===== config.mk =====
export PLATFORM = sky130hd
export DESIGN_NAME = timer_top
export DESIGN_NICKNAME = timer_top
export VERILOG_FILES = /design/flow/design.v
export SDC_FILE = /design/flow/constraint.sdc
export NUM_CORES = 4
export LEC_CHECK = 0
export ABC_AREA = 0
export CAP_MARGIN = 15
export CORE_MARGIN = 2
export CORE_UTILIZATION = 72
export CTS_CLUSTER_DIAMETER = 291
export GPL_TIMING_DRIVEN = 1
export HOLD_SLACK_MARGIN = -0.05
export MIN_ROUTING_LAYER = met1
export SETUP_SLACK_MARGIN = 1.92
export SLEW_MARGIN = 35
export TNS_END_PERCENT = 95

===== constraint.sdc =====
create_clock -name core_clock -period 6.57 [get_ports {sys_clk}]
set_input_delay 1.3140 -clock core_clock [delete_from_list [all_inputs] [get_ports {sys_clk}]]
set_output_delay 1.3140 -clock core_clock [all_outputs]
set_load 0.01 [all_outputs]

===== design.v =====
module apb_slave (
	input  wire sys_clk,
	input  wire sys_rst_n,
	input  wire tim_psel,
	input  wire tim_penable,
	input  wire tim_pwrite,
	output wire tim_pready,
	output wire wr_en,
	output wire rd_en
);
	reg  apb_access;
	wire apb_access_pre;
	assign wr_en          = tim_pready  & tim_pwrite;
	assign rd_en          = tim_pready  & ~tim_pwrite;
	assign tim_pready     = apb_access  & tim_penable;
	assign apb_access_pre = tim_penable & tim_psel;
	always @(posedge sys_clk, negedge sys_rst_n) begin
		if (!sys_rst_n) begin
			apb_access <= 1'b0;
		end else begin
			apb_access <= apb_access_pre;
		end
	end
endmodule
module counter (
	input  wire sys_clk,
	input  wire sys_rst_n,
	input  wire timer_en,
	input  wire div_en,
	input  wire [3:0]  div_val,
	input  wire [63:0] cnt_tdr,
	input  wire cnt_tdr_en,
	input  wire cnt_clr,
	input  wire timer_en_nedge,
	input  wire halt_en,
	output reg  [63:0] count,
	output reg  cnt_update
);
	reg  [63:0] cnt_pre;
	wire cnt_en;
	wire pulse;
	reg  [7:0]  sub_cnt;
	wire [7:0]  sub_cnt_pre;
	reg  [7:0]  sub_cnt_cmp;
	wire sub_cnt_clr;
	wire sub_cnt_en;
	assign cnt_en = ~halt_en && timer_en && (!div_en || (div_val==0) || pulse );
	always @(posedge sys_clk, negedge sys_rst_n) begin
		if (!sys_rst_n) begin
			cnt_update <= 1'b0;
		end else begin
			cnt_update <= cnt_en;
		end
	end
	always @(*) begin
		if( ((cnt_clr & cnt_en) | timer_en_nedge) & (~halt_en) ) begin
			cnt_pre = 64'h0;
		end else begin
			if (cnt_tdr_en) begin
				cnt_pre = cnt_tdr;
			end else begin
				if (cnt_en) begin
					cnt_pre = count + 1;
				end else begin
					cnt_pre = count;
				end
			end
		end
	end
	always @(posedge sys_clk, negedge sys_rst_n) begin
		if (!sys_rst_n) begin
			count <= 64'b0;
		end else begin
			count <= cnt_pre;
		end
	end
	always @(*) begin
		case (div_val)
			4'h0: sub_cnt_cmp = 8'd0;
			4'h2: sub_cnt_cmp = 8'd3;
			4'h3: sub_cnt_cmp = 8'd7;
			4'h4: sub_cnt_cmp = 8'd15;
			4'h5: sub_cnt_cmp = 8'd31;
			4'h6: sub_cnt_cmp = 8'd63;
			4'h7: sub_cnt_cmp = 8'd127;
			4'h8: sub_cnt_cmp = 8'd255;
			default: sub_cnt_cmp = 8'd1;
		endcase
	end
	assign pulse       = sub_cnt == sub_cnt_cmp;
	assign sub_cnt_pre = sub_cnt_clr ? 8'h0 : sub_cnt_en ? sub_cnt+1 : sub_cnt;
	assign sub_cnt_clr = ~halt_en & (~timer_en | ~div_en | pulse);
	assign sub_cnt_en  = ~halt_en & timer_en & div_en & (div_val!=0);
	always @(posedge sys_clk, negedge sys_rst_n) begin
		if (!sys_rst_n) begin
			sub_cnt <= 8'b0;
		end else begin
			sub_cnt <= sub_cnt_pre;
		end
	end
endmodule
module register (
	input  wire sys_clk,
	input  wire sys_rst_n,
	input  wire wr_en,
	input  wire rd_en,
	input  wire [11:0] tim_paddr,
	input  wire [31:0] tim_pwdata,
	input  wire [3:0]  tim_pstrb,
	output reg  [31:0] tim_prdata,
	output wire tim_pslverr,
	output wire tim_int,
	input  wire dbg_mode,
	input  wire cnt_update,
	input  wire [63:0] count,
	output wire timer_en,
	output wire div_en,
	output wire [3:0]  div_val,
	output wire [63:0] cnt_tdr,
	output wire cnt_tdr_en,
	output wire cnt_clr,
	output wire timer_en_nedge,
	output wire halt_en
);
	reg  [31:0] TCR_reg;
	reg  [31:0] TDR0_reg;
	reg  [31:0] TDR1_reg;
	reg  [31:0] TCMP0_reg;
	reg  [31:0] TCMP1_reg;
	reg  [31:0] TIER_reg;
	reg  [31:0] TISR_reg;
	reg  [31:0] THCSR_reg;
	wire [5:0]  TCR_pre;
	reg  [31:0] TDR0_pre;
	reg  [31:0] TDR1_pre;
	wire [31:0] TCMP0_pre;
	wire [31:0] TCMP1_pre;
	wire THCSR_pre;
	wire TIER_pre;
	wire TISR_pre;
	wire TCR_sel0;
	wire TCR_sel1;
	wire TDR0_sel;
	wire TDR1_sel;
	wire TCMP0_sel;
	wire TCMP1_sel;
	wire TIER_sel;
	wire TISR_clr;
	wire TISR_set;
	wire THCSR_sel;
	wire prohibit_err;
	wire div_en_err;
	wire div_val_err;
	reg  timer_en_next;
	function [31:0] strobe_merge;
		input [3:0]  pstrb;
		input [31:0] pwdata;
		input [31:0] data_reg;
		reg   [31:0] mask;
		begin
			mask = {{8{pstrb[3]}},
				{8{pstrb[2]}},
				{8{pstrb[1]}},
				{8{pstrb[0]}}};
			strobe_merge = (pwdata & mask) | (data_reg & (~mask));
		end
	endfunction
	assign timer_en    = TCR_reg[0];
	assign div_en      = TCR_reg[1];
	assign div_val     = TCR_reg[11:8];
	assign cnt_tdr     = {TDR1_pre,TDR0_pre};
	assign cnt_tdr_en  = TDR0_sel | TDR1_sel;
	assign cnt_clr     = TISR_set;
	assign halt_en     = dbg_mode & THCSR_reg[0];
	assign tim_int     = TIER_reg[0] & TISR_reg[0];
	assign div_en_err  = TCR_sel0 & TCR_reg[0] & (TCR_reg[1] !== tim_pwdata[1]);
	assign div_val_err = TCR_sel1 & TCR_reg[0] & (TCR_reg[11:8] !== tim_pwdata[11:8]);
	assign prohibit_err= TCR_sel1 & (tim_pwdata[11:8]>4'h8);
	assign tim_pslverr = div_en_err | div_val_err | prohibit_err;
	assign TCR_sel0     = wr_en & (tim_paddr === 12'h0) & tim_pstrb[0];
	assign TCR_sel1     = wr_en & (tim_paddr === 12'h0) & tim_pstrb[1];
	assign TCR_pre[1:0] = TCR_sel0 & ~tim_pslverr ? tim_pwdata[1:0]  : TCR_reg[1:0];
	assign TCR_pre[5:2] = TCR_sel1 & ~tim_pslverr ? tim_pwdata[11:8] : TCR_reg[11:8];
	assign timer_en_nedge = timer_en_next & (~timer_en);
	always @(posedge sys_clk, negedge sys_rst_n) begin
		if (!sys_rst_n) begin
			timer_en_next <= 1'b0;
		end else begin
			timer_en_next <= timer_en;
		end
	end
	assign TDR0_sel = wr_en & (tim_paddr === 12'h4);
	always @(*) begin
		if(TDR0_sel) begin
			TDR0_pre = strobe_merge(tim_pstrb,tim_pwdata,TDR0_reg);
		end else begin
			if (timer_en_nedge) begin
				TDR0_pre = 32'h0;
			end else begin
				if (cnt_update) begin
					TDR0_pre = count[31:0];
				end else begin
					TDR0_pre = TDR0_reg;
				end
			end
		end
	end
	assign TDR1_sel  = wr_en & (tim_paddr === 12'h8);
	always @(*) begin
		if(TDR1_sel) begin
			TDR1_pre = strobe_merge(tim_pstrb,tim_pwdata,TDR1_reg);
		end else begin
			if (timer_en_nedge) begin
				TDR1_pre = 32'h0;
			end else begin
				if (cnt_update) begin
					TDR1_pre = count[63:32];
				end else begin
					TDR1_pre = TDR1_reg;
				end
			end
		end
	end
	assign TCMP0_sel = wr_en & (tim_paddr === 12'hC);
	assign TCMP0_pre = TCMP0_sel ? strobe_merge(tim_pstrb,tim_pwdata,TCMP0_reg) : TCMP0_reg;
	assign TCMP1_sel = wr_en & (tim_paddr === 12'h10);
	assign TCMP1_pre = TCMP1_sel ? strobe_merge(tim_pstrb,tim_pwdata,TCMP1_reg) : TCMP1_reg;
	assign TIER_sel  = wr_en & tim_pstrb[0] & (tim_paddr === 12'h14);
	assign TIER_pre  = TIER_sel ? tim_pwdata[0] : TIER_reg[0];
	assign TISR_clr  = wr_en & tim_pstrb[0] & tim_pwdata[0] & (tim_paddr === 12'h18);
	assign TISR_set  = count === {TCMP1_reg,TCMP0_reg};
	assign TISR_pre  = TISR_clr ? 1'b0 : ( TISR_set ? 1'b1 : TISR_reg[0]);
	assign THCSR_sel    = wr_en & tim_pstrb[0] & (tim_paddr === 12'h1C);
	assign THCSR_pre    = THCSR_sel ? tim_pwdata[0] : THCSR_reg[0];
	always @(*) begin
		if (rd_en) begin
			case (tim_paddr)
				12'h00: tim_prdata = TCR_reg;
				12'h04: tim_prdata = TDR0_reg;
				12'h08: tim_prdata = TDR1_reg;
				12'h0C: tim_prdata = TCMP0_reg;
				12'h10: tim_prdata = TCMP1_reg;
				12'h14: tim_prdata = TIER_reg;
				12'h18: tim_prdata = TISR_reg;
				12'h1C: tim_prdata = THCSR_reg;
				default: tim_prdata = 32'h0;
			endcase
		end else begin
			tim_prdata = 32'h0;
		end
	end
	always @(posedge sys_clk, negedge sys_rst_n) begin
		if (!sys_rst_n) begin
			TCR_reg <= 32'h0000_0100;
		end else begin
			TCR_reg[1:0]  <= TCR_pre[1:0];
			TCR_reg[11:8] <= TCR_pre[5:2];
		end
	end
	always @(posedge sys_clk, negedge sys_rst_n) begin
		if (!sys_rst_n) begin
			TDR0_reg <= 32'h0;
		end else begin
			TDR0_reg <= TDR0_pre;
		end
	end
	always @(posedge sys_clk, negedge sys_rst_n) begin
		if (!sys_rst_n) begin
			TDR1_reg <= 32'h0;
		end else begin
			TDR1_reg <= TDR1_pre;
		end
	end
	always @(posedge sys_clk, negedge sys_rst_n) begin
		if (!sys_rst_n) begin
			TCMP0_reg <= 32'hFFFF_FFFF;
		end else begin
			TCMP0_reg <= TCMP0_pre;
		end
	end
	always @(posedge sys_clk, negedge sys_rst_n) begin
		if (!sys_rst_n) begin
			TCMP1_reg <= 32'hFFFF_FFFF;
		end else begin
			TCMP1_reg <= TCMP1_pre;
		end
	end
	always @(posedge sys_clk, negedge sys_rst_n) begin
		if (!sys_rst_n) begin
			TIER_reg <= 32'h0;
		end else begin
			TIER_reg[0] <= TIER_pre;
		end
	end
	always @(posedge sys_clk, negedge sys_rst_n) begin
		if (!sys_rst_n) begin
			TISR_reg <= 32'h0;
		end else begin
			TISR_reg[0] <= TISR_pre;
		end
	end
	always @(posedge sys_clk, negedge sys_rst_n) begin
		if (!sys_rst_n) begin
			THCSR_reg <= 32'h0;
		end else begin
			THCSR_reg[0] <= THCSR_pre;
			THCSR_reg[1] <= dbg_mode & THCSR_reg[0];
		end
	end
endmodule
module timer_top (
	input  wire sys_clk,
	input  wire sys_rst_n,
	input  wire tim_psel,
	input  wire tim_penable,
	input  wire tim_pwrite,
	input  wire [11:0] tim_paddr,
	input  wire [31:0] tim_pwdata,
	input  wire [3:0]  tim_pstrb,
	output wire [31:0] tim_prdata,
	output wire tim_pslverr,
	output wire tim_pready,
	output wire tim_int,
	input  wire dbg_mode
);
	wire wr_en;
	wire rd_en;
	wire timer_en;
	wire div_en;
	wire [3:0]  div_val;
	wire [63:0] cnt_tdr;
	wire cnt_tdr_en;
	wire cnt_clr;
	wire timer_en_nedge;
	wire [63:0] count;
	wire cnt_update;
	wire halt_en;
	apb_slave apb_slave_u(
		.sys_clk        (sys_clk        ),
		.sys_rst_n      (sys_rst_n      ),
		.tim_psel       (tim_psel       ),
		.tim_penable    (tim_penable    ),
		.tim_pwrite     (tim_pwrite     ),
		.tim_pready     (tim_pready     ),
		.wr_en          (wr_en          ),
		.rd_en          (rd_en          )
	);	
	register register_u (
		.sys_clk        (sys_clk        ),
		.sys_rst_n      (sys_rst_n      ),
		.wr_en          (wr_en          ),
		.rd_en          (rd_en          ),
		.tim_paddr      (tim_paddr      ),
		.tim_pwdata     (tim_pwdata     ),
		.tim_prdata     (tim_prdata     ),
		.tim_pstrb      (tim_pstrb      ),
		.tim_pslverr    (tim_pslverr    ),
		.tim_int        (tim_int        ),
		.dbg_mode       (dbg_mode       ),
		.timer_en       (timer_en       ),
		.div_en         (div_en         ),
		.div_val        (div_val        ),
		.cnt_tdr        (cnt_tdr        ),
		.cnt_tdr_en     (cnt_tdr_en     ),	
		.cnt_clr        (cnt_clr        ),
		.timer_en_nedge (timer_en_nedge ),
		.count          (count          ),
		.cnt_update     (cnt_update     ),
		.halt_en        (halt_en        )
	);
	counter counter_u (
		.sys_clk        (sys_clk        ),
		.sys_rst_n      (sys_rst_n      ),
		.timer_en       (timer_en       ),
		.div_en         (div_en         ),
		.div_val        (div_val        ),
		.cnt_tdr        (cnt_tdr        ),
		.cnt_tdr_en     (cnt_tdr_en     ),	
		.timer_en_nedge (timer_en_nedge ),
		.cnt_clr        (cnt_clr        ),
		.count          (count          ),
		.cnt_update     (cnt_update     ),
		.halt_en        (halt_en        )
	);
endmodule

===== run.sh =====
#!/bin/bash
# the make line also repeats each setting of config.mk as NAME=value (left out here)
make -C /OpenROAD-flow-scripts/flow DESIGN_CONFIG=/design/flow/config.mk WORK_HOME=/design/flow/orfs CLKGATE_MAP_FILE= finish

==> notes.org, run 1 <==
#+TITLE: Physical design notes

** Worst setup path
- Critical path endpoint :: tim_prdata[7]
- Family with the most delay on the worst path :: buffers and inverters
- Biggest cell delay along the critical path :: 360 ps
- Cell at the slowest stage of the critical path :: sky130_fd_sc_hd__nor4_4
- All stages included, the depth of the critical timing path comes to 10.
- Critical path launch point :: tim_paddr[8]
- Critical path arrival :: 3490 ps
- Data required, critical path :: 5260 ps
- Along the critical path, the tally of buffer and inverter instances is 5.
- For reference, the critical path cell chain is dlygate4sd2_1 > nor4_4 > nand3_2 > buf_8 > nor3_4 > buf_4 > buf_12 > a22oi_1 > a21oi_1 > dlygate4sd2_1.
- Most common cell type on the critical path :: sky130_fd_sc_hd__dlygate4sd2_1
- Critical Setup Path Class :: in2out
- Category of the worst setup path capture point :: primary output
- STA classifies the critical path startpoint as an input port.
- Capture instance of the worst register-to-register path :: counter_u.count[13]$_DFFE_PN0P_
- STA lists the maximum fanout along the critical path as 13.
- Depth of the most critical reg-to-reg path :: 8
- Across all register-to-register paths, the minimum setup slack is 2360 ps.

** Yosys
- The cell-mix breakdown from Yosys lists the XOR/XNOR area share as 0.09073.
- Per the synthesis report, the dominant area consumer among library cells is sky130_fd_sc_hd__dfrtp_1.
- Cell count listed in synth_stat.txt :: 1310
- Commonest register cell after synthesis :: sky130_fd_sc_hd__dfrtp_1
- Count of cell types in the netlist :: 68
- The synthesis report gives the async set-or-reset register share as 1.000.
- Prevailing logic family in the synthesized netlist :: multiplexers
- In this run, the synthesized area fraction spent on adder and majority cells is recorded as 0.001878.
- Netlist area before placement :: 13320 um^2
- Synthesis inferred 213 register bits.
- Per the synthesis report, the simple-gate share of the synthesized area is 0.1522.
- Largest cells by area :: sky130_fd_sc_hd__dfrtp_1, sky130_fd_sc_hd__dfstp_2, sky130_fd_sc_hd__mux2_2, sky130_fd_sc_hd__mux2i_1, sky130_fd_sc_hd__xor2_1
- After synthesis, the mean cell area works out to 10.17 um^2.
- YS warnings :: 3
- Number of enable-type register cells in the synthesized netlist :: 0
- Yosys-reported design area after synthesis :: 13320 um^2
- The number of nets handed over by synthesis was 1366.
- Of the synthesized area, sequential elements account for 0.4062.
- The share of synthesized area in the top cell type comes to 0.2780.
- Ao+oa area frac :: 0.1383
- The cell count after synthesis came out at 1310.
- Most frequent cell after synthesis :: sky130_fd_sc_hd__dfrtp_1
- For reference, the top cells by count after synthesis are sky130_fd_sc_hd__dfrtp_1, sky130_fd_sc_hd__a21oi_1, sky130_fd_sc_hd__mux2_2.
- For reference, the mux area share after synthesis is 0.1743.

** Floorplanning
- The core region is 18090 um^2.
- The floorplan has 49 rows.
- 89 I/O pins were placed.
- The floorplan step set the die height to 140.0 um.
- FP Core Util :: 0.7366
- Die outline area :: 19610 um^2
- Chip width :: 140.0 um

** Power
- For this design the total switching power over the nets is 0.6363 mW.
- Power attributed to combinational cells is 0.137 mW.
- Net Sw Frac :: 0.2247
- Clock group :: 1.38 mW
- The power report attributes to the combinational group a share of 0.048.
- Internal cell power :: 2.196 mW
- Clock network power share :: 0.486
- Of all power groups, the one with the highest power is clock.
- The power report puts the leakage power at 6.947 nW.
- Relative contribution of sequential cells to total power :: 0.466
- Sequential group power :: 1.32 mW
- Across the VDD grid, the largest voltage drop is 0.2387 mV.
- Power density of the placed cells :: 182.1 nW/um^2

** Routing
- Using the TritonRoute via totals, the vias-per-cell ratio works out to 7.333.
- Remaining antenna violation count after routing :: 0
- The detailed router placed 11890 vias in this run.
- First-pass detailed-route iteration total :: 27
- Post-detailed-route DRC marker count :: 0
- Overall routed net length :: 44190 um
- Antenna repair during routing inserted a diode count of 0.
- Detailed-route iteration 0 reported a violation count of 1495.
- In the final routed layout, each cell accounts on average for 27.26 um.

** Hold path
- Min-delay src :: register_u.THCSR_reg[0]$_DFFE_PN0P_
- Type of the tightest min-delay check :: reg2reg
- Worst Hold End :: register_u.THCSR_reg[0]$_DFFE_PN0P_
- Worst Hold Depth :: 1

** STA
- Across the routed clock network, the largest skew measured is 29.45 ps.
- Per the final timing report, the hold violations number 0.
- Setup total negative slack on the finished layout was measured at 0 ps.
- Final hold analysis gives a worst-case slack of 554.3 ps.
- The worst path needs 4807 ps of the cycle, external delays included.
- Crit share post-route :: 0.7316
- Remaining max-slew budget at the tightest pin :: 0.2962
- Counting pins that exceed their max-slew limit in the final report gives 0.
- For this run, the top clock speed supported by timing is 0.2080 GHz.
- Setup repair after global routing could not meet its margin everywhere.
- Per the finish-stage timing summary, setup violations number 0.
- For the pin with the worst max-slew slack, the measured transition is 1046 ps.

** Status
- Run status :: timing/DRC/antenna clean

** Job
- Reported max-cap violation count :: 0
- Tool warning count :: 32

** Finish
- Total Nets Final :: 1430
- Relative area change from synthesis to final layout :: 16.73%
- Once layout is complete, the cells apart from fillers number 1621.
- Register area :: 5413 um^2
- Area of combinational cells with multiple inputs :: 7610 um^2
- Fill cells in the final layout number 947.

** Placement
- Routability Congestion :: 0.9133
- Post-placement cell count :: 1550
- Tally of buffers added on design ports :: 88
- Post-DP HPWL :: 25240 um

** Clock network
- Clock-pin slew reported for the worst setup and hold paths after clock tree synthesis :: 60 ps
- Num CTS Buffers :: 24
- TritonCTS clock tree :: built
- Sink Count :: 213
- The longest clock path from root to sink contains 3 buffers.
- In this run the clock root is driven by a sky130_fd_sc_hd__clkbuf_16.
- H-tree levels :: 1
- Per the skew report, the later register of the worst-skew pair sees a clock latency of 540 ps.

** GRT
- Entering global routing, the biggest net connects 116 pins.
- The first global-routing pass estimated 67520 um of wire.
- Number of global-route vias before repair :: 11680
- Per the GRT congestion report, total overflow comes to 0.
- Gr usage total :: 0.4459
- The initial antenna violation count was 0.
routing by layer:
metal | up-vias | GRT usage | share of wire
met5 | - | 0 | 0
met4 | 0 | 0.2499 | 0.074
met3 | 256 | 0.1450 | 0.13
met2 | 918 | 0.6749 | 0.44
met1 | 5756 | 0.5700 | 0.36
li1 | 4957 | - | -
per-stage QoR:
step                      utilization  setup WS (ps)  total power, mW  instance area, um^2
final                          0.8598           1763            2.832                15550
after global routing           0.8598           1726            2.887                15550
after CTS                      0.8571           1819            2.823                15500
after detailed placement       0.7928           1017            1.467                14340
after global placement         0.7900           1099            1.465                14290
after floorplan                     -           2129            1.383                13320
cell type report:
class / instances / area share
clock buffers: 40 / 0.04635
clock inverters: 4 / 0.005230
inverters: 13 / 0.003138
multi-input cells: 989 / 0.4894
flip-flops and latches: 213 / 0.3481
well taps: 229 / 0.01843
repair buffers: 133 / 0.08939
repair_timing:
action,4_1_cts,5_1_grt
buffers inserted,15,4
hold buffers,0,0
gates resized,88,55
pin swaps,11,10
cloned,8,0
setup endpoints to repair,33,32
==> run 2: changes to the inputs <==
- ABC_AREA: 0 -> unset
- CAP_MARGIN: 15 -> 20
- CORE_UTILIZATION: 72 -> 40
- CTS_CLUSTER_DIAMETER: 291 -> unset
- GPL_TIMING_DRIVEN: 1 -> unset
- HOLD_SLACK_MARGIN: -0.05 -> unset
- MIN_ROUTING_LAYER: met1 -> unset
- PLACE_DENSITY: unset -> 0.6
- SETUP_SLACK_MARGIN: 1.92 -> 0.66
- SLEW_MARGIN: 35 -> 20
- TNS_END_PERCENT: 95 -> unset
- clock period: 6.57 -> 5.72 ns (I/O delays scaled with it)
==> run 2 against run 1 <==
Global-route usage fell by 21 points; critical path type unchanged; clock power rose by 15%; sequential power rose by about 10%; clock skew fell by 18 ps; sequential cell count did not move; register-to-register slack got worse by 700 ps; critical endpoint is now tim_prdata[22]; worst hold slack got worse by 0.99 ps; critical path depth fell by 1.
==> notes.org, run 2 <==
#+TITLE: Physical design notes

** Routing
- Overall routed net length :: 41010 um
- Routed vias :: 10690
- Antenna diode instance count :: 0
- For this block, the initial DRC count from the detailed router was 987.
- In the final routed layout, each cell accounts on average for 22.60 um.
- Number of vias per cell :: 5.888
- The script parses the final routing iteration and logs DRC violations as 0.
- The pre-antenna-repair detailed-routing pass consisted of 5 iterations.
- Per the post-route antenna check, the number of violating nets is 0.

** Yosys
- Most area-hungry cell type in the Yosys netlist :: sky130_fd_sc_hd__dfrtp_1
- Synthesis inferred 213 register bits.
- Prevailing logic family in the synthesized netlist :: multiplexers
- Per the synthesis report, the AND-OR/OR-AND share of the synthesized area is 0.1383.
- Cell count listed in synth_stat.txt :: 1310
- The cell-mix breakdown from Yosys lists the adder-cell area share as 0.001878.
- Yosys mapped a number of flops with a built-in enable equal to 0.
- The synthesis report lists the Yosys warning total as 3.
- After synthesis, the mean cell area works out to 10.17 um^2.
- For this run, the register share of the synthesized area comes to 0.4062.
- After synthesis the cells add up to 13320 um^2.
- Most frequent cell after synthesis :: sky130_fd_sc_hd__dfrtp_1
- Looking at the cell usage after synthesis, the top flip-flop cell is sky130_fd_sc_hd__dfrtp_1.
- Count of cell types in the netlist :: 68
- Mapped Nets :: 1366
- Top cell type's share of synthesized area :: 0.2780
- Cells after synthesis :: 1310
- Yosys-reported design area after synthesis :: 13320 um^2
- Summing all multiplexer cells gives an area fraction of 0.1743.
- Largest cells by area :: sky130_fd_sc_hd__dfrtp_1, sky130_fd_sc_hd__dfstp_2, sky130_fd_sc_hd__mux2_2, sky130_fd_sc_hd__mux2i_1, sky130_fd_sc_hd__xor2_1
- Xor/xnor share :: 0.09073
- Per the synthesis report, the simple-gate share of the synthesized area is 0.1522.
- The synthesis run shows the most used standard cells to be sky130_fd_sc_hd__dfrtp_1, sky130_fd_sc_hd__a21oi_1, sky130_fd_sc_hd__mux2_2.
- Synth async-reset ratio :: 1.000

** Hold path
- The endpoint of the worst hold path is reported as register_u.THCSR_reg[0]$_DFFE_PN0P_.
- Type of the tightest min-delay check :: reg2reg
- The startpoint identified for the worst hold timing path is register_u.THCSR_reg[0]$_DFFE_PN0P_.
- Worst Hold Depth :: 1

** GRT
- Entering global routing, the biggest net connects 127 pins.
- Global-route wire length before repair :: 64740 um
- The initial antenna violation count was 0.
- Number of global-route vias before repair :: 10730
- Gr usage total :: 0.2347
- Overflow left after global routing :: 0

** Worst setup path
- STA classifies the critical path startpoint as an input port.
- Per STA, the startpoint of the critical path is tim_paddr[7].
- Worst path depth :: 9
- Critical path endpoint :: tim_prdata[22]
- Critical Setup Path Class :: in2out
- On the critical path the data arrives at 3780 ps.
- Cell at the slowest stage of the critical path :: sky130_fd_sc_hd__clkdlybuf4s50_1
- Among all stages on the critical path, the maximum delay recorded is 600 ps.
- Depth of the most critical reg-to-reg path :: 8
- Capture instance of the worst register-to-register path :: counter_u.count[9]$_DFFE_PN0P_
- The most numerous cell type found on the critical path is sky130_fd_sc_hd__clkdlybuf4s50_1.
- Broken down by cell family, the worst path's largest delay share belongs to buffers and inverters.
- Max fanout on the critical path was recorded as 26.
- Data required, critical path :: 4580 ps
- Setup slack, reg-to-reg :: 1660 ps
- Per the post-run analysis, buffers plus inverters along the critical path come to 4.
- Category of the worst setup path capture point :: primary output
- Cells along the critical path :: clkdlybuf4s50_1 > nor4_1 > nand3_1 > buf_4 > nor3_2 > buf_6 > a22oi_1 > a21oi_1 > clkdlybuf4s50_1

** Finish
- Register area :: 5413 um^2
- After routing the design area is 15450 um^2.
- In this run the layout overhead on the synthesized area is reported as 15.95%.
- Share of the core filled with cells :: 0.4723
- Per the layout report, the design carries 3106 filler cells.
- Total Nets Final :: 1409
- The multi-input combinational cells in the finished layout cover a total of 7496 um^2.

** Power
- The script extracted a total leakage power of 6.553 nW.
- The power report attributes to the clock group a share of 0.489.
- The switching portion of total power comes to 0.2260.
- The net switching power in the latest report is 0.7354 mW.
- Sequential group power :: 1.51 mW
- The power report attributes to the sequential group a share of 0.466.
- Logic pwr share :: 0.045
- Overall power consumption after layout is estimated at 3.253 mW.
- The report lists the power per cell area as 210.6 nW/um^2.
- Largest vdd supply drop :: 0.2162 mV
- The flow reports power dissipated in combinational cells as 0.148 mW.
- The internal portion of the total power is 2.518 mW.
- For the clock group, total power comes out at 1.59 mW.
- Heaviest power group :: clock

** STA
- Counting pins that exceed their max-slew limit in the final report gives 0.
- Total Negative Setup Slacks :: 0 ps
- Worst slack on hold paths :: 553.3 ps
- Crit share post-route :: 0.8602
- Final period demand of the worst path :: 4921 ps
- Counting endpoints that fail hold in the final report gives 0.
- # setup viols final :: 0
- In the final run the clock tree shows a worst skew of 11.80 ps.
- Setup repair after global routing left no endpoint under its margin.
- In this build the clock could be raised as far as 0.2032 GHz.
- Remaining max-slew budget at the tightest pin :: 0.2775
- Worst-margin pin slew :: 1084 ps

** Clock network
- Num CTS Buffers :: 26
- The clock passes through at most 3 buffers.
- The tree is rooted in a sky130_fd_sc_hd__clkbuf_16.
- H-tree levels :: 1
- Latency at later pin :: 540 ps
- TritonCTS clock tree :: built
- Sink Count :: 213
- Per the repair_timing log after CTS, setup buffers inserted total 0.
- In the CTS report, the clock slew at the register clock pins of the worst setup and hold paths is listed as 50 ps.

** Status
- Run status :: timing/DRC/antenna clean

** Placement
- Post-DP HPWL :: 27000 um
- Detailed placement reports a standard cell area of 14610 um^2.
- Routability Congestion :: 0.8494
- The buffer_ports step reported a buffer count of 88.

** Floorplanning
- The chip occupies 34780 um^2.
- IO Pins :: 89
- Placeable core area :: 32700 um^2
- Die height :: 186.5 um
- In this run the horizontal extent of the chip is 186.5 um.
- The initialized floorplan defines 66 standard-cell rows.
- For this configuration, the core starts out at a cell density of 0.4074.

** Job
- The logs give a warning total of 30.
- Reported max-cap violation count :: 0
run 2: repair_timing:
action,CTS,global route
cloned,0,0
hold buffers,0,0
endpoints found under the setup margin,28,27
resized,1,6
hold endpoints to repair,0,0
run 2: area by class of cell:
cell class              count  share of cell area
repair buffers            113             0.07234
well taps                 442             0.03580
multi-input cells         986              0.4853
flip-flops and latches    213              0.3504
clock buffers              45             0.05200
inverters                  13            0.003159
clock inverters             3           0.0009721
run 2: through the flow:
step,cells,setup WS [ps]
2_1_floorplan,1310,1619
3_3_place_gp,1767,643.4
3_5_place_dp,1767,540.7
4_1_cts,1815,744.4
5_1_grt,1815,680.0
6_report,1815,799.5
run 2: layer usage:
| layer | up-vias | GRT usage | share of wire |
|---|---|---|---|
| li1 | 4907 | - | - |
| met1 | 5407 | 0.3364 | 0.46 |
| met2 | 323 | 0.3667 | 0.45 |
| met3 | 50 | 0.04326 | 0.067 |
| met4 | 0 | 0.05861 | 0.021 |
| met5 | - | 0 | 0 |
==> run 3: changes to the inputs <==
- ABC_AREA: unset -> 1
- CORE_UTILIZATION: 40 -> 72
- CTS_CLUSTER_DIAMETER: unset -> 202
- CTS_CLUSTER_SIZE: unset -> 14
- PLACE_DENSITY: 0.6 -> unset
- PLACE_DENSITY_LB_ADDON: unset -> 0.07
- SETUP_SLACK_MARGIN: 0.66 -> 0.99
- clock period: 5.72 -> 3.33 ns (I/O delays scaled with it)
==> run 3 against run 2 <==
The run now fails in global routing; die size shrank 35%; synthesized cell count grew 88%; synthesized area grew 16%.
==> notes.org, run 3 <==
#+TITLE: Implementation results

** Placement
- As logged by OpenROAD, the buffers inserted on ports number 88.
- Per the gpl log, the routability congestion estimate is 1.182.
- Post-DP HPWL :: 42960 um

** Yosys
- The synth_stat.txt file lists the number of cells as 2464.
- Warnings reported by Yosys during synthesis add up to 3.
- Ao+oa area frac :: 0.1502
- Number of enable-type register cells in the synthesized netlist :: 0
- Sorting the synthesized cells by how often they occur yields sky130_fd_sc_hd__nand2_1, sky130_fd_sc_hd__inv_1, sky130_fd_sc_hd__nor2_1.
- Measured against the total synthesized area, the mux share comes to 0.
- Per the synthesis report, the dominant area consumer among library cells is sky130_fd_sc_hd__dfrtp_1.
- Synth async-reset ratio :: 1.000
- Counting flops and latches in the post-synthesis netlist gives 213.
- The synthesized netlist handed to floorplanning was reported with a cell count of 2464.
- Prevailing logic family in the synthesized netlist :: simple AND/OR/NAND/NOR gates
- Average cell area after synthesis :: 6.298 um^2
- Of the total synthesized cell area, the portion taken by AND, OR, NAND and NOR gates is 0.3484.
- The synthesized netlist occupies a cell area of 15520 um^2.
- By area the synthesized netlist is led by sky130_fd_sc_hd__dfrtp_1, sky130_fd_sc_hd__nand2_1, sky130_fd_sc_hd__dfstp_2, sky130_fd_sc_hd__o21ai_0, sky130_fd_sc_hd__inv_1.
- Xor/xnor share :: 0.03894
- Top cell type's share of synthesized area :: 0.2387
- The number of nets handed over by synthesis was 2520.
- sky130_fd_sc_hd__nand2_1 is the most common cell in the netlist.
- Sequential share of the synthesized area :: 0.3487
- For this run, the chip area from Yosys synthesis comes to 15520 um^2.
- Of the total synthesized cell area, the portion taken by full adders, half adders and majority gates is 0.001613.
- Count of cell types in the netlist :: 45
- Commonest register cell after synthesis :: sky130_fd_sc_hd__dfrtp_1

** Floorplanning
- Number of cell rows :: 53
- Pin placement for this block handled 89 I/O pins.
- Per the OpenROAD floorplan log, the area of the die is 22740 um^2.
- Placeable core area :: 21090 um^2
- Chip width :: 150.8 um
- FP Core Util :: 0.7359
- Die height :: 150.8 um

** Status
- Stage where the flow stopped :: global routing
- Run status :: aborted with a tool error
- First error in the log :: [ERROR GRT-0232] Routing congestion too high. Check the congestion heatmap in the GUI.

** GRT
- Total global-route track usage over all layers is 1.053.
- The total overflow left after global routing is 1908.

** Clock network
- TritonCTS reports the number of clock sinks as 213.
- H-tree levels :: 1
- The cell sitting at the root of the clock tree is a sky130_fd_sc_hd__clkbuf_16.
- Num CTS Buffers :: 19
- Hold repair after CTS inserted 0 buffers.
- No sink is reached through more buffers than the 3 on the longest clock path.
==> run 3: per-stage QoR <==
stage               instances  worst slack, ps  cell area (um^2)  total power, mW
CTS                      2842            407.7             18240            5.035
detailed placement       2776           -409.7             17110            2.975
floorplan                2464            717.4             15810            2.773
global placement         2776           -327.8             17110            2.966
==> run 3: routing by layer <==
metal / track usage / GRT overflow
met1: 0.9527 / 141
met2: 1.269 / 1218
met3: 0.8831 / 107
met4: 1.170 / 429
met5: 0.7500 / 13
==> run 3: what timing repair did <==
| action | in CTS |
|---|---|
| gates resized | 238 |
| setup endpoints to repair | 139 |
| cloned | 3 |
| pin swaps | 24 |
| setup buffers | 31 |
==> run 4: changes to the inputs <==
- ABC_AREA: 1 -> unset
- CORE_UTILIZATION: 72 -> 66
- CTS_CLUSTER_DIAMETER: 202 -> unset
- CTS_CLUSTER_SIZE: 14 -> unset
- PLACE_DENSITY: unset -> 0.6
- PLACE_DENSITY_LB_ADDON: 0.07 -> unset
- SETUP_SLACK_MARGIN: 0.99 -> unset
- clock period: 3.33 -> 4.77 ns (I/O delays scaled with it)
==> run 4 against run 3 <==
Now clean on timing, DRC and antenna; synthesized cell count shrank 47%; die size is 6.2% lower; synthesized area decreased by 14%.
==> notes.org, run 4 <==
#+TITLE: Physical design notes

** Status
- The flow ran to the end and the layout has no timing, DRC or antenna violations.

** STA
- Hold is met by 519.9 ps.
- Max-slew violation count :: 0
- Setup repair after global routing missed its margin :: no
- Looking at the max-slew report, the worst-margin pin has a slew of 1116 ps.
- # setup viols final :: 0
- After routing, the total negative slack on setup checks comes to 0 ps.
- Maximum clock rate :: 0.2222 GHz
- In the final report, the number of hold violations comes to 0.
- Across all checked pins, the minimum headroom to the slew limit is 0.2557.
- Of the available clock period, the critical path in the final layout requires 0.9434.
- Worst clock skew :: 12.99 ps
- The smallest clock period supported by the final layout is computed as 4500 ps.

** Floorplanning
- The share of the core area taken by cells at floorplan is 0.6778.
- The horizontal die dimension reported for this design is 146.1 um.
- Die height :: 146.1 um
- IO Pins :: 89
- The floorplan has 51 rows.
- Die outline area :: 21340 um^2
- Placeable core area :: 19650 um^2

** Placement
- In the placement report, post-DP HPWL is listed as 25710 um.
- Port buffering added 88 buffers.
- Routability Congestion :: 0.9598

** Worst setup path
- Per the timing report, the most critical flop-to-flop path finishes at counter_u.count[24]$_DFFE_PN0P_.
- The worst setup path is captured at a primary output.
- Data required, critical path :: 3820 ps
- Per STA, the highest per-stage delay on the worst path measures 560 ps.
- Along the critical path, the tally of buffer and inverter instances is 4.
- Of all nets on the critical path, the largest fanout is 17.
- Per STA, the worst path accumulates the most delay in the family buffers and inverters.
- The report puts the cell count of the worst reg-to-reg path at 8.
- Worst path depth :: 9
- According to the timing report, the critical path is launched from tim_paddr[7].
- Among all stages on the critical path, the largest delay is contributed by sky130_fd_sc_hd__clkdlybuf4s50_1.
- For reference, the most critical setup path is categorized as in2out.
- Critical path endpoint :: tim_prdata[2]
- Launching element type of the critical path :: input port
- The OpenROAD report gives the critical path a data arrival time of 3550 ps.
- The worst-case reg-to-reg setup slack stands at 1130 ps.
- The critical path goes through clkdlybuf4s50_1 > nor4_1 > nand3_1 > buf_4 > nor3_2 > buf_4 > a22oi_1 > a21oi_1 > clkdlybuf4s50_1.

** Yosys
- Ao+oa area frac :: 0.1383
- Of the combinational cells, the family taking the most area is multiplexers.
- Yosys-reported design area after synthesis :: 13320 um^2
- Of the synthesized area, sequential elements account for 0.4062.
- After synthesis, the mean cell area works out to 10.17 um^2.
- Simple-gate portion of the synthesized area :: 0.1522
- Most frequent cell after synthesis :: sky130_fd_sc_hd__dfrtp_1
- The cell-mix breakdown from Yosys lists the adder-cell area share as 0.001878.
- Number of enable-type register cells in the synthesized netlist :: 0
- For this run, asynchronously set or reset flops after synthesis account for 1.000.
- In the synthesized netlist, the cells that appear most often are sky130_fd_sc_hd__dfrtp_1, sky130_fd_sc_hd__a21oi_1, sky130_fd_sc_hd__mux2_2.
- After synthesis the cells add up to 13320 um^2.
- The synthesized netlist was found by Yosys to have 1310 cells.
- sky130_fd_sc_hd__dfrtp_1 takes more of the synthesized area than any other cell.
- Count of cell types in the netlist :: 68
- For reference, the mux area share after synthesis is 0.1743.
- Per the synthesis report, the XOR/XNOR share of the synthesized area is 0.09073.
- Counting every net in the synthesized netlist gives 1366.
- YS warnings :: 3
- The synthesized design contains 213 register bits.
- Largest cells by area :: sky130_fd_sc_hd__dfrtp_1, sky130_fd_sc_hd__dfstp_2, sky130_fd_sc_hd__mux2_2, sky130_fd_sc_hd__mux2i_1, sky130_fd_sc_hd__xor2_1
- Commonest register cell after synthesis :: sky130_fd_sc_hd__dfrtp_1
- The area fraction of the largest cell type after synthesis is 0.2780.
- Cells after synthesis :: 1310

** Power
- The group that draws the most power in this run is clock.
- The flow reports power dissipated in combinational cells as 0.177 mW.
- The analysis attributes to cell leakage a power of 6.639 nW.
- Of the total power, registers draw 0.449.
- The share of total power dissipated in the clock network is 0.507.
- The flow reported a cell area power density of 262.6 nW/um^2.
- The clock network power reported by the tool is 2.05 mW.
- Net Sw Frac :: 0.2153
- The internal portion of the total power is 3.171 mW.
- Logic pwr share :: 0.044
- The worst VDD IR drop from the latest analysis is 0.2820 mV.
- Sequential group power :: 1.82 mW
- P_sw :: 0.8699 mW

** Finish
- Summing all flip-flop and latch instances after layout gives 5413 um^2.
- Compared with the post-synthesis result, the final layout area differs by 15.53%.
- Total Nets Final :: 1414
- Leaving out buffers and inverters, the combinational logic in the layout accounts for 7493 um^2.
- Fillers :: 1388

** Routing
- Antenna diode instance count :: 0
- Routed vias :: 11070
- Average detailed-routed wire length per instance :: 23.72 um
- First-pass detailed-route iteration total :: 6
- In this run, the number of DRC markers left after iteration 0 of detailed routing was 1113.
- Per the detail_route report, vias per standard cell equal 6.743.
- Nets still carrying antenna violations after routing amount to 0.
- Overall routed net length :: 38950 um
- Post-detailed-route DRC marker count :: 0

** Clock network
- After clock tree synthesis, the repair step resized 0 gates.
- Looking at the clock tree report, the root buffer type is sky130_fd_sc_hd__clkbuf_16.
- Sink Count :: 213
- Clock latency on the worst-skew pair, taken at its later pin, is 530 ps.
- Buffers added to address setup during post-CTS repair amount to 0.
- In this run the number of H-tree levels came out at 1.
- Num CTS Buffers :: 25
- TritonCTS clock tree :: built
- Per the CTS log, the buffer count on the longest clock path is 3.
- On the reported timing paths, the clock transition at the registers reads 60 ps.
- For this design, the CTS-stage hold fixing added 0 buffers.

** GRT
- Gr usage total :: 0.3655
- The first global-routing pass estimated 61930 um of wire.
- Pin count of the biggest net entering global routing :: 127
- The global route stage reports its total congestion overflow as 0.
- The initial antenna violation count is 0.
- The number of global-route vias before repair came to 10810.

** Job
- The tool warning count for the run is 32.
- The run reported a max-capacitance violation count of 0.

** Hold path
- The min-delay analysis places its worst path in the category in2async.
## run 4: area by class of cell
class | instances | share of cell area
Timing Repair Buffer | 119 | 0.07829
Tap cell | 265 | 0.02154
Inverter | 13 | 0.003171
Clock buffer | 39 | 0.05057
Multi-Input combinational cell | 986 | 0.4869
Clock inverter | 7 | 0.007805
Sequential cell | 213 | 0.3517
## run 4: layer usage
metal	global-route usage	vias up	wire length, um
met5	0	-	0
met3	0.08375	111	3659
met4	0.1359	0	1534
met1	0.5127	5479	16130
li1	-	4929	-
met2	0.5592	553	17630
## run 4: metrics by stage
step           worst slack [ps]  utilization  std cells  cell area [um^2]  power (mW)
4_1_cts                   247.0       0.7830       1642             15390       4.059
6_report                  269.9       0.7830       1642             15390       4.041
2_1_floorplan              1049            -       1310             13320       1.905
3_5_place_dp              273.8       0.7373       1596             14490       2.022
3_3_place_gp              319.2       0.7373       1596             14490       2.021
5_1_grt                   68.86       0.7830       1642             15390       4.152
==> run 5: changes to the inputs <==
- ABC_AREA: unset -> 1
- CORE_UTILIZATION: 66 -> 69
- PLACE_DENSITY: 0.6 -> 0.4
- clock period: 4.77 -> 7.14 ns (I/O delays scaled with it)
==> run 5 against run 4 <==
Worst hold slack got worse by 18 ps; combinational power decreased by 21%; wire length is 55% higher; first-iteration DRC count grew to 2.8 times the previous value; critical path depth grew 3; total power is 35% lower; global-route usage grew 14 points; utilization down 0.49 points; via count up 62%; largest power group unchanged.
==> notes.org, run 5 <==
#+TITLE: Physical design notes

** Power
- Clock network power share :: 0.481
- The share of total power dissipated in combinational logic is 0.053.
- The flow reports power dissipated in combinational cells as 0.140 mW.
- Clock group :: 1.26 mW
- The dominant power group in this design is clock.
- The power report attributes to the sequential group a share of 0.466.
- The flow reports power dissipated in sequential cells as 1.22 mW.
- Switching power as a fraction of the total was reported as 0.2423.
- P_sw :: 0.6370 mW
- Summing internal, switching and leakage power gives 2.629 mW.
- Static Leak :: 8.198 nW
- Internal cell power :: 1.992 mW
- Power density of the placed cells :: 153.8 nW/um^2
- In this run the VDD rail shows a maximum IR drop of 0.1951 mV.

** Yosys
- Cell count listed in synth_stat.txt :: 2464
- Most used standard cells in the synthesized netlist :: sky130_fd_sc_hd__nand2_1, sky130_fd_sc_hd__inv_1, sky130_fd_sc_hd__nor2_1
- In the synthesized netlist the async set-or-reset flop fraction comes to 1.000.
- Area fraction in full adders, half adders and majority gates :: 0.001613
- The cell-mix breakdown from Yosys lists the simple-gate area share as 0.3484.
- Largest cells by area :: sky130_fd_sc_hd__dfrtp_1, sky130_fd_sc_hd__nand2_1, sky130_fd_sc_hd__dfstp_2, sky130_fd_sc_hd__o21ai_0, sky130_fd_sc_hd__inv_1
- Yosys mapped the design onto 45 distinct sky130hd cell types.
- By instance count, the leading cell after synthesis is sky130_fd_sc_hd__nand2_1.
- Multiplexer fraction of the synthesized cell area :: 0
- Prevailing logic family in the synthesized netlist :: simple AND/OR/NAND/NOR gates
- Top cell type's share of synthesized area :: 0.2387
- For this run, the register share of the synthesized area comes to 0.3487.
- Yosys-reported design area after synthesis :: 15520 um^2
- Per the synthesis report, the XOR/XNOR share of the synthesized area is 0.03894.
- In this run the mean area of a mapped cell was 6.298 um^2.
- Number of enable-type register cells in the synthesized netlist :: 0
- Commonest register cell after synthesis :: sky130_fd_sc_hd__dfrtp_1
- Netlist area before placement :: 15520 um^2
- Total of flip-flops plus latches after synthesis :: 213
- Counting every net in the synthesized netlist gives 2520.
- Most area-hungry cell type in the Yosys netlist :: sky130_fd_sc_hd__dfrtp_1
- Cells after synthesis :: 2464
- Yosys printed 3 warnings.
- Of the total synthesized cell area, the portion taken by AND-OR and OR-AND cells is 0.1502.

** Clock network
- The root buffer cell chosen for the clock tree is sky130_fd_sc_hd__clkbuf_16.
- Latency at later pin :: 540 ps
- TritonCTS clock tree :: built
- Resized Gates After CTS :: 0
- The number of hold buffers added after CTS was 0.
- The CTS report gives the tree buffer count as 24.
- Post-CTS timing repair inserted 0 buffers for setup.
- Sink Count :: 213
- H-tree levels :: 1
- Per the CTS log, the buffer count on the longest clock path is 3.
- Clock-pin slew reported for the worst setup and hold paths after clock tree synthesis :: 60 ps

** Finish
- Fillers :: 1600
- The flow measured a signed area growth from synthesis to layout of 10.10%.
- For this run, the post-layout net count is 2523.
- Count of placed standard cells in the final layout, fillers left out :: 2765
- Final Cell Area :: 17090 um^2

** Worst setup path
- Critical Setup Path Class :: in2out
- Biggest cell delay along the critical path :: 600 ps
- Data required, critical path :: 5710 ps
- Broken down by cell family, the worst path's largest delay share belongs to buffers and inverters.
- Critical path launch point :: tim_paddr[7]
- Max Fanout on Critical Path :: 32
- Critical path endpoint :: tim_prdata[18]
- Cell at the slowest stage of the critical path :: sky130_fd_sc_hd__clkdlybuf4s50_1
- Across all register-to-register paths, the minimum setup slack is 3710 ps.
- Walking the worst path, the cells encountered are clkdlybuf4s50_1 > inv_1 > nand4_1 > nor2_2 > nand2_1 > inv_2 > nor2_1 > nand4_1 > nand3_1 > buf_4 > a41oi_1 > clkdlybuf4s50_1.
- R2r startpoint :: apb_slave_u.apb_access$_DFF_PN0_
- The data arrival time reported for the critical path is 4750 ps.
- The script reports the combined buffer and inverter count of the critical path as 5.
- STA classifies the critical path endpoint as a primary output.
- The timing report lists the critical path depth as 12 cells.
- Launching element type of the critical path :: input port
- The capture point of the worst register-to-register path is recorded as counter_u.count[38]$_DFFE_PN0P_.
- STA shows the worst reg2reg path with a cell count of 12.

** STA
- Worst clock skew :: 22.21 ps
- Setup violations remaining at the end of the flow were counted as 0.
- Worst-margin pin slew :: 1145 ps
- Of the available clock period, the critical path in the final layout requires 0.8655.
- In the final report, the number of pins over their slew limit comes to 0.
- Maximum clock rate :: 0.1618 GHz
- Final period demand of the worst path :: 6179 ps
- Worst slack on hold paths :: 501.5 ps
- Setup repair after global routing left no endpoint under its margin.
- The max-slew check reports its worst relative slack as 0.2359.
- Total Negative Setup Slacks :: 0 ps
- Counting endpoints that fail hold in the final report gives 0.

** Routing
- Once detail routing completed, the nets flagged for antenna violations numbered 0.
- The routed layout reports a DRC error count of 0.
- First-pass detailed-route iteration total :: 10
- The wire length recorded after detailed routing is 60220 um.
- Detailed Route Iter0 Violations :: 3172
- In the routed layout, each cell is associated on average with a via count of 6.497.
- For this run, the script counts the antenna cells in the layout as 0.
- Average detailed-routed wire length per instance :: 21.78 um
- The routed layout has 17970 vias.

** Placement
- The placement summary gives the final routability congestion estimate as 1.030.
- The post-placement cell area is 16280 um^2.
- Post-placement cell count :: 2720
- Tally of buffers added on design ports :: 88
- Post-DP HPWL :: 42170 um

** GRT
- For this run, global-route usage on met1 was measured as 0.6637.
- Met3 layer usage reported by global route :: 0.2077
- The first global-routing pass estimated 92850 um of wire.
- The initial antenna violation count came to 0.
- For met2 alone, demand over resource in global routing was 0.7301.
- The number of global-route vias before repair is 16770.
- Layer with the highest usage after global routing :: met2
- The total overflow left after global routing is 0.
- Across every metal layer, demand over resource in global routing totals 0.5020.
- Entering global routing, the biggest net connects 118 pins.

** Floorplanning
- Number of cell rows :: 54
- 89 I/O pins were placed.
- Placeable core area :: 21960 um^2
- From bottom edge to top edge, the die measures 154.0 um.
- The die is 154.0 um wide.
- FP Core Util :: 0.7067
- The chip occupies 23710 um^2.

** Status
- The flow ran to the end and the layout has no timing, DRC or antenna violations.

** Hold path
- The worst hold path was traced through 0 stages.
- Min-delay src :: register_u.TCR_reg[0]$_DFFE_PN0P_
- Type of the tightest min-delay check :: reg2reg
- The endpoint of the worst hold path is reported as register_u.timer_en_next$_DFF_PN0_.

** Job
- Across the run, the number of max-cap violations was 0.
- Tool warning count :: 30
[run 5: layer usage]
metal  share of wire  up-vias
li1                -     7784
met3            0.18      350
met2            0.41     1672
met4           0.057        0
met1            0.35     8159
met5               0        -
[run 5: per-stage QoR]
| step | utilization | worst slack, ps |
|---|---|---|
| after floorplan | - | 2800 |
| after global placement | 0.7415 | 1267 |
| after detailed placement | 0.7415 | 1096 |
| after CTS | 0.7774 | 1092 |
| after global routing | 0.7781 | 780.2 |
| final | 0.7781 | 960.5 |
[run 5: area by class of cell]
cell class              instances  area (um^2)  share of cell area
clock buffers                  35        713.2             0.04174
clock inverters                 9        76.32            0.004467
inverters                     303         1139             0.06664
multi-input cells            1821         8369              0.4898
flip-flops and latches        213         5413              0.3168
well taps                     280        350.3             0.02050
repair buffers                104         1026             0.06005
==> run 6: changes to the inputs <==
- ABC_AREA: 1 -> unset
- CELL_PAD_IN_SITES_DETAIL_PLACEMENT: unset -> 1
- CORE_UTILIZATION: 69 -> 42
- CTS_CLUSTER_DIAMETER: unset -> 332
- GPL_ROUTABILITY_DRIVEN: unset -> 1
- HOLD_SLACK_MARGIN: unset -> 0.15
- MIN_ROUTING_LAYER: unset -> met1
- PLACE_DENSITY: 0.4 -> unset
- PLACE_DENSITY_LB_ADDON: unset -> 0.06
- SETUP_SLACK_MARGIN: unset -> -0.12
- TNS_END_PERCENT: unset -> 45
- clock period: 7.14 -> 6.5 ns (I/O delays scaled with it)
==> run 6 against run 5 <==
Worst hold slack better by 35 ps; clock skew down 4.9 ps; setup slack worse by 130 ps; die size up 40%; utilization down 29 points; sequential share of layout area up 3.5 points; critical path depth down 6; design area down 9.9%; non-clock buffer count up 8; critical path type unchanged; critical endpoint is now tim_prdata[7]; largest power group unchanged; highest routed layer is now met5.
==> notes.org, run 6 <==
#+TITLE: Physical design notes

** Yosys
- Prevailing logic family in the synthesized netlist :: multiplexers
- Area fraction in full adders, half adders and majority gates :: 0.001878
- Count of cell types in the netlist :: 68
- Netlist area before placement :: 13320 um^2
- The cell-mix breakdown from Yosys lists the simple-gate area share as 0.1522.
- Sorting the Yosys area breakdown by cell type puts at the top sky130_fd_sc_hd__dfrtp_1.
- Total of flip-flops plus latches after synthesis :: 213
- Number of enable-type register cells in the synthesized netlist :: 0
- Commonest register cell after synthesis :: sky130_fd_sc_hd__dfrtp_1
- The synthesis run shows the most used standard cells to be sky130_fd_sc_hd__dfrtp_1, sky130_fd_sc_hd__a21oi_1, sky130_fd_sc_hd__mux2_2.
- The share of synthesized area in the top cell type comes to 0.2780.
- Synth async-reset ratio :: 1.000
- Largest cells by area :: sky130_fd_sc_hd__dfrtp_1, sky130_fd_sc_hd__dfstp_2, sky130_fd_sc_hd__mux2_2, sky130_fd_sc_hd__mux2i_1, sky130_fd_sc_hd__xor2_1
- The stat command in Yosys gives a chip area of 13320 um^2.
- Measured against the total synthesized area, the mux share comes to 0.1743.
- In this run, the synthesized area fraction spent on xor and xnor cells is recorded as 0.09073.
- The number of nets handed over by synthesis was 1366.
- Sequential share of the synthesized area :: 0.4062
- Cell count listed in synth_stat.txt :: 1310
- Average cell area after synthesis :: 10.17 um^2
- The synthesis log from Yosys contains 3 warnings.
- Per the synthesis report, the AND-OR/OR-AND share of the synthesized area is 0.1383.
- Most frequent cell after synthesis :: sky130_fd_sc_hd__dfrtp_1
- The synthesized instance count is 1310.

** Clock network
- Resized Gates After CTS :: 0
- CTS Hold Bufs :: 0
- Latency at later pin :: 550 ps
- Buffers inserted during clock tree synthesis total 27.
- H-tree levels :: 1
- No sink is reached through more buffers than the 3 on the longest clock path.
- Number of setup buffers added after CTS :: 0
- The registers of the reported paths see a clock transition of 60 ps.
- CTS placed an instance of sky130_fd_sc_hd__clkbuf_16 at the clock tree root.
- TritonCTS clock tree :: built
- Sink Count :: 213

** Placement
- Tally of buffers added on design ports :: 88
- Placed inst area :: 14530 um^2
- The congestion estimate from routability-driven global placement came to 0.8231.
- Detailed placement finished with a half-perimeter wire length of 29820 um.

** Finish
- Fill cells in the final layout number 3411.
- Relative area change from synthesis to final layout :: 15.56%
- Once layout is done, the placed cells without fillers occupy 15390 um^2.
- Total Nets Final :: 1409

** Routing
- Dividing the detail-routed wire length by the instance count gives 25.57 um.
- The script parses the final routing iteration and logs DRC violations as 0.
- Routed wl met3 :: 2393 um
- First-pass detailed-route iteration total :: 4
- WL met2 :: 20770 um
- Per the detail_route report, vias per standard cell equal 6.125.
- After detailed routing, no signal wire sits above met5.
- Per the detail_route report, the via count comes to 10870.
- Remaining antenna violation count after routing :: 0
- The routed design ends up with an antenna cell count of 0.
- For this block, the initial DRC count from the detailed router was 619.
- Overall routed net length :: 45390 um
- The post-route report lists met1 wire length as 20760 um.

** Power
- Of the total power, registers draw 0.452.
- Internal cell power :: 2.269 mW
- Heaviest power group :: clock
- For the sequential group, total power comes out at 1.33 mW.
- Power attributed to the clock group is 1.48 mW.
- Clock network power share :: 0.503
- Of the total power, combinational logic draws 0.044.
- Reported combinational group power :: 0.131 mW
- Switching power as a fraction of the total was reported as 0.2301.
- P_sw :: 0.6781 mW
- In this run the static leakage power is 6.556 nW.
- In this run the power density over the cells is 191.4 nW/um^2.
- The worst VDD IR drop from the latest analysis is 0.1557 mV.

** GRT
- The initial antenna violation count is 1.
- The first global-routing pass estimated 69900 um of wire.
- Entering global routing, the biggest net connects 130 pins.
- Overflow left after global routing :: 0
- Number of global-route vias before repair :: 11340
- Across every metal layer, demand over resource in global routing totals 0.2741.

** STA
- Worst clock skew :: 17.26 ps
- # setup viols final :: 0
- Hold violation total from the final report :: 0
- Final period demand of the worst path :: 5672 ps
- The flow reports an fmax of 0.1763 GHz.
- Max-slew violation count :: 0
- In the finished design, the share of the clock period the worst path needs comes to 0.8726.
- Adding up every negative setup slack in the final design gives 0 ps.
- Setup repair after global routing missed its margin :: no
- Worst-margin pin slew :: 1152 ps
- In this run the tightest slew margin relative to its limit is 0.2317.

** Floorplanning
- FP Core Util :: 0.4244
- According to the floorplan report, the placeable core area is 31390 um^2.
- Die outline area :: 33160 um^2
- The die is 182.1 um wide.
- According to the floorplan report, the die height is 182.1 um.
- For this design the top-level I/O count stands at 89.
- Number of cell rows :: 65

** Worst setup path
- According to the timing report, the arrival time at the worst endpoint equals 4370 ps.
- Critical path launch point :: tim_paddr[7]
- The worst-case reg-to-reg setup slack stands at 2250 ps.
- Data required, critical path :: 5200 ps
- The most critical setup path has its endpoint at tim_prdata[7].
- Biggest cell delay along the critical path :: 990 ps
- Depth of the most critical reg-to-reg path :: 8
- Counting stages on the worst path, the most repeated cell is sky130_fd_sc_hd__clkdlybuf4s50_1.
- Critical Setup Path Class :: in2out
- Category of the worst setup path capture point :: primary output
- The endpoint identified for the worst register-to-register timing path is counter_u.count[55]$_DFFE_PN0P_.
- The critical path goes through clkdlybuf4s50_1 > nor4_1 > nand3_1 > or3b_2 > a21oi_1 > clkdlybuf4s50_1.
- The largest individual stage delay along the critical path comes from the cell sky130_fd_sc_hd__or3b_2.
- Max Fanout on Critical Path :: 32
- Launching element type of the critical path :: input port
- Worst path depth :: 6
- Counting both buffers and inverters, the worst setup path holds a total of 2.
- On the critical path the largest part of the delay comes from simple AND/OR/NAND/NOR gates.

** Job
- Across all stage logs, warnings added up to 28.
- Max-cap violations in this run came to 0.

** Hold path
- In this run the most critical hold path is launched from register_u.TIER_reg[0]$_DFFE_PN0P_.
- Hold analysis lists the worst path endpoint as register_u.TIER_reg[0]$_DFFE_PN0P_.
- In this run the worst hold path is classified as reg2reg.
- Worst Hold Depth :: 1

** Status
- The run finished with no timing, DRC or antenna violations.
==> run 6: metrics by stage <==
step | hold WS, ps | power (mW) | cells | setup slack (ps) | utilization
after floorplan | 351.9 | 1.398 | 1310 | 2087 | -
after global placement | 503.4 | 1.487 | 1726 | 963.4 | 0.4629
after detailed placement | 520.7 | 1.488 | 1726 | 847.0 | 0.4629
after CTS | 533.7 | 2.975 | 1775 | 823.6 | 0.4904
after global routing | 550.4 | 3.040 | 1775 | 605.5 | 0.4904
final | 536.7 | 2.947 | 1775 | 828.0 | 0.4904
==> run 6: layout make-up <==
class	count	area (um^2)	share of cell area
multi-input combinational	986	7490	0.4865
sequential	213	5413	0.3516
timing repair buffer	112	1079	0.07006
clock buffer	45	813.3	0.05283
tap	402	503.0	0.03267
clock inverter	4	48.80	0.003170
inverter	13	48.80	0.003170
==> run 6: layer usage <==
metal	vias to the layer above	GRT usage
met2	286	0.4408
met1	5592	0.3801
li1	4906	-
met5	-	0
met3	85	0.04271
met4	2	0.08871
==> run 7: changes to the inputs <==
- ABC_AREA: unset -> 1
- CELL_PAD_IN_SITES_DETAIL_PLACEMENT: 1 -> unset
- CORE_ASPECT_RATIO: unset -> 0.52
- CORE_MARGIN: 2 -> 3
- CORE_UTILIZATION: 42 -> 22
- CTS_CLUSTER_DIAMETER: 332 -> unset
- CTS_CLUSTER_SIZE: unset -> 33
- GPL_ROUTABILITY_DRIVEN: 1 -> unset
- GPL_TIMING_DRIVEN: unset -> 1
- HOLD_SLACK_MARGIN: 0.15 -> unset
- MAX_ROUTING_LAYER: unset -> met4
- PLACE_DENSITY_LB_ADDON: 0.06 -> 0.26
- SETUP_SLACK_MARGIN: -0.12 -> 0.69
- SLEW_MARGIN: 20 -> 35
- TNS_END_PERCENT: 45 -> 95
- clock period: 6.5 -> 6.13 ns (I/O delays scaled with it)
==> run 7 against run 6 <==
Via count rose by 52%; clock power rose by about 10%; synthesized cell count rose by 88%; non-clock buffer count rose by 4.
==> notes.org, run 7 <==
#+TITLE: Physical design notes

** Routing
- The routed layout reports a DRC error count of 0.
- The pre-antenna-repair detailed-routing pass consisted of 6 iterations.
- The routed design uses 7742 um of met3 wire.
- Remaining antenna violation count after routing :: 0
- WL met2 :: 25680 um
- Signal routing reaches up to met4.
- In the final routed layout, each cell accounts on average for 20.68 um.
- Routed vias :: 16520
- Number of vias per cell :: 4.827
- Detailed Route Iter0 Violations :: 1846
- In the per-layer breakdown of the detailed-route log, met1 shows 36640 um.
- Overall routed net length :: 70790 um

** STA
- Worst clock skew :: 14.78 ps
- Final period demand of the worst path :: 5313 ps
- Summed over all failing endpoints, the final setup total negative slack is 0 ps.
- Max-slew violation count :: 0
- For this run, the top clock speed supported by timing is 0.1882 GHz.
- In the final report, the number of endpoints failing setup comes to 0.
- The final timing report lists a hold violation count of 0.
- Worst Slack Setup Final :: 816.9 ps
- Per the slew report, the remaining headroom to the max-slew limit stands at 0.2945.
- Setup repair after global routing could not meet its margin everywhere.
- Dividing the final minimum period by the clock period gives 0.8667.
- Worst-margin pin slew :: 1050 ps

** Floorplanning
- The initial utilization of the core area, before any placement, comes to 0.2247.
- Chip width :: 374.3 um
- Die outline area :: 73930 um^2
- Placeable core area :: 69070 um^2
- Die height :: 197.5 um
- The report lists the number of standard-cell rows as 69.
- IO Pins :: 89

** Power
- The script extracted a total leakage power of 8.300 nW.
- Looking at the VDD voltage map, the peak drop is 0.2008 mV.
- The flow reported a cell area power density of 178.9 nW/um^2.
- Of the total power, registers draw 0.440.
- The power report attributes to the combinational group a share of 0.051.
- P_sw :: 0.8086 mW
- Reported combinational group power :: 0.166 mW
- Of the total power, the clock network draws 0.509.
- Internal cell power :: 2.433 mW
- Sequential cells consume a total of 1.43 mW.
- Clock group :: 1.65 mW
- The design draws 3.242 mW.
- The largest part of the power goes to clock.
- The switching portion of total power comes to 0.2495.

** Yosys
- Average cell area after synthesis :: 6.298 um^2
- Xor/xnor share :: 0.03894
- Top cell type's share of synthesized area :: 0.2387
- Of the total synthesized cell area, the portion taken by full adders, half adders and majority gates is 0.001613.
- Counting every instance in the synthesized netlist gives 2464.
- Looking at the gate-level netlist, the highest instance count belongs to sky130_fd_sc_hd__nand2_1.
- Count of cell types in the netlist :: 45
- The most used flip-flop cell after synthesis is sky130_fd_sc_hd__dfrtp_1.
- Simple-gate portion of the synthesized area :: 0.3484
- Cell count listed in synth_stat.txt :: 2464
- Largest cells by area :: sky130_fd_sc_hd__dfrtp_1, sky130_fd_sc_hd__nand2_1, sky130_fd_sc_hd__dfstp_2, sky130_fd_sc_hd__o21ai_0, sky130_fd_sc_hd__inv_1
- For reference, the top cells by count after synthesis are sky130_fd_sc_hd__nand2_1, sky130_fd_sc_hd__inv_1, sky130_fd_sc_hd__nor2_1.
- Of the synthesized area, sequential elements account for 0.3487.
- The mapped netlist covers 15520 um^2.
- Number of enable-type register cells in the synthesized netlist :: 0
- Synth async-reset ratio :: 1.000
- Of all cell types, the one taking the most synthesized area is sky130_fd_sc_hd__dfrtp_1.
- For reference, the top logic cell family by area is simple AND/OR/NAND/NOR gates.
- For this run, the number of Yosys warnings is 3.
- Of the post-synthesis cell area, the part taken by muxes is 0.
- Ao+oa area frac :: 0.1502
- Total of flip-flops plus latches after synthesis :: 213
- Mapped Nets :: 2520
- Yosys-reported design area after synthesis :: 15520 um^2

** Worst setup path
- By startpoint and endpoint, the worst setup path is classified as in2out.
- Counting both buffers and inverters, the worst setup path holds a total of 4.
- The largest single stage delay on the critical path is 490 ps.
- The worst register-to-register path has a depth of 14.
- The report shows a maximum critical-path fanout of 13.
- The capture point of the worst register-to-register path is recorded as counter_u.count[30]$_DFFE_PN0P_.
- For this design, the slowest cell found on the critical path is sky130_fd_sc_hd__clkdlybuf4s50_1.
- STA classifies the critical path endpoint as a primary output.
- Worst path depth :: 12
- On the critical path the largest part of the delay comes from buffers and inverters.
- Critical path launch point :: tim_paddr[11]
- The startpoint identified for the worst register-to-register timing path is counter_u.count[0]$_DFFE_PN0P_.
- The required time at the worst endpoint is listed as 4900 ps.
- Launching element type of the critical path :: input port
- Per STA, the worst path is made up of clkdlybuf4s50_1 > nor2_1 > nand2_1 > nor2_4 > nand2_1 > buf_4 > clkinvlp_4 > nand2_1 > o21ai_0 > a221oi_1 > a21oi_1 > clkdlybuf4s50_1.
- The worst register-to-register path has a setup slack of 2950 ps.
- Critical path arrival :: 4090 ps
- Critical path endpoint :: tim_prdata[10]
- Most common cell type on the critical path :: sky130_fd_sc_hd__nand2_1

** Job
- Max-cap violations in this run came to 0.
- Summing over the stages, the warning tally comes to 29.

** Placement
- Post-DP HPWL :: 53250 um
- Routability Congestion :: 0.9853
- Post-placement cell count :: 3375
- Tally of buffers added on design ports :: 88
- OpenSTA, run right after detailed placement, puts the worst setup slack at 742.6 ps.

** Clock network
- Latency at later pin :: 560 ps
- H-tree levels :: 1
- No sink is reached through more buffers than the 3 on the longest clock path.
- TritonCTS created 25 clock buffers.
- Buffers added to address setup during post-CTS repair amount to 0.
- TritonCTS clock tree :: built
- For reference, the clock transition at the flip-flops on the worst setup and hold paths is 70 ps.
- According to the CTS report, the clock sink count is 213.
- The root buffer cell chosen for the clock tree is sky130_fd_sc_hd__clkbuf_16.

** Finish
- Share of the core filled with cells :: 0.2624
- Counting the fill cells in the layout gives 7798.
- Relative area change from synthesis to final layout :: 16.78%
- Total Nets Final :: 2536
- Count of placed standard cells in the final layout, fillers left out :: 3423

** Hold path
- The worst hold path belongs to the class in2async.

** GRT
- Entering global routing, the biggest net connects 117 pins.
- For this run, the total global-route usage over all layers was measured as 0.1955.
- The initial antenna violation count is 1.
- Global-route wire length before repair :: 106500 um
- Number of global-route vias before repair :: 15400
- Overflow left after global routing :: 0

** Status
- Run status :: timing/DRC/antenna clean
-- run 7: layer usage --
metal / up-vias / global-route usage
met5: - / -
met4: 0 / 0.02329
met3: 53 / 0.05131
met2: 735 / 0.2448
met1: 7920 / 0.3087
li1: 7815 / -
-- run 7: per-stage QoR --
step,hold WS (ps),instance area [um^2]
finish,504.2,18120
global route,496.2,18120
CTS,512.0,18070
detailed placement,502.6,17210
global placement,503.9,17210
floorplan,427.3,15520
-- run 7: timing repair --
item	in CTS	in global routing
setup endpoints to repair	0	24
gates resized	0	4
endpoints found under the hold margin	0	0
hold buffers	0	0
-- run 7: layout make-up --
class                           instances  area [um^2]  area share
Clock inverter                         12        170.2    0.009390
Clock buffer                           34        689.4     0.03804
Sequential cell                       213         5413      0.2987
Inverter                              303         1142     0.06304
Tap cell                              923         1155     0.06373
Timing Repair Buffer                  116         1154     0.06366
Antenna cell                            1        2.502   0.0001381
Multi-Input combinational cell       1821         8397      0.4633
Power figures rest on the tool's default switching activity, not on a simulated workload.
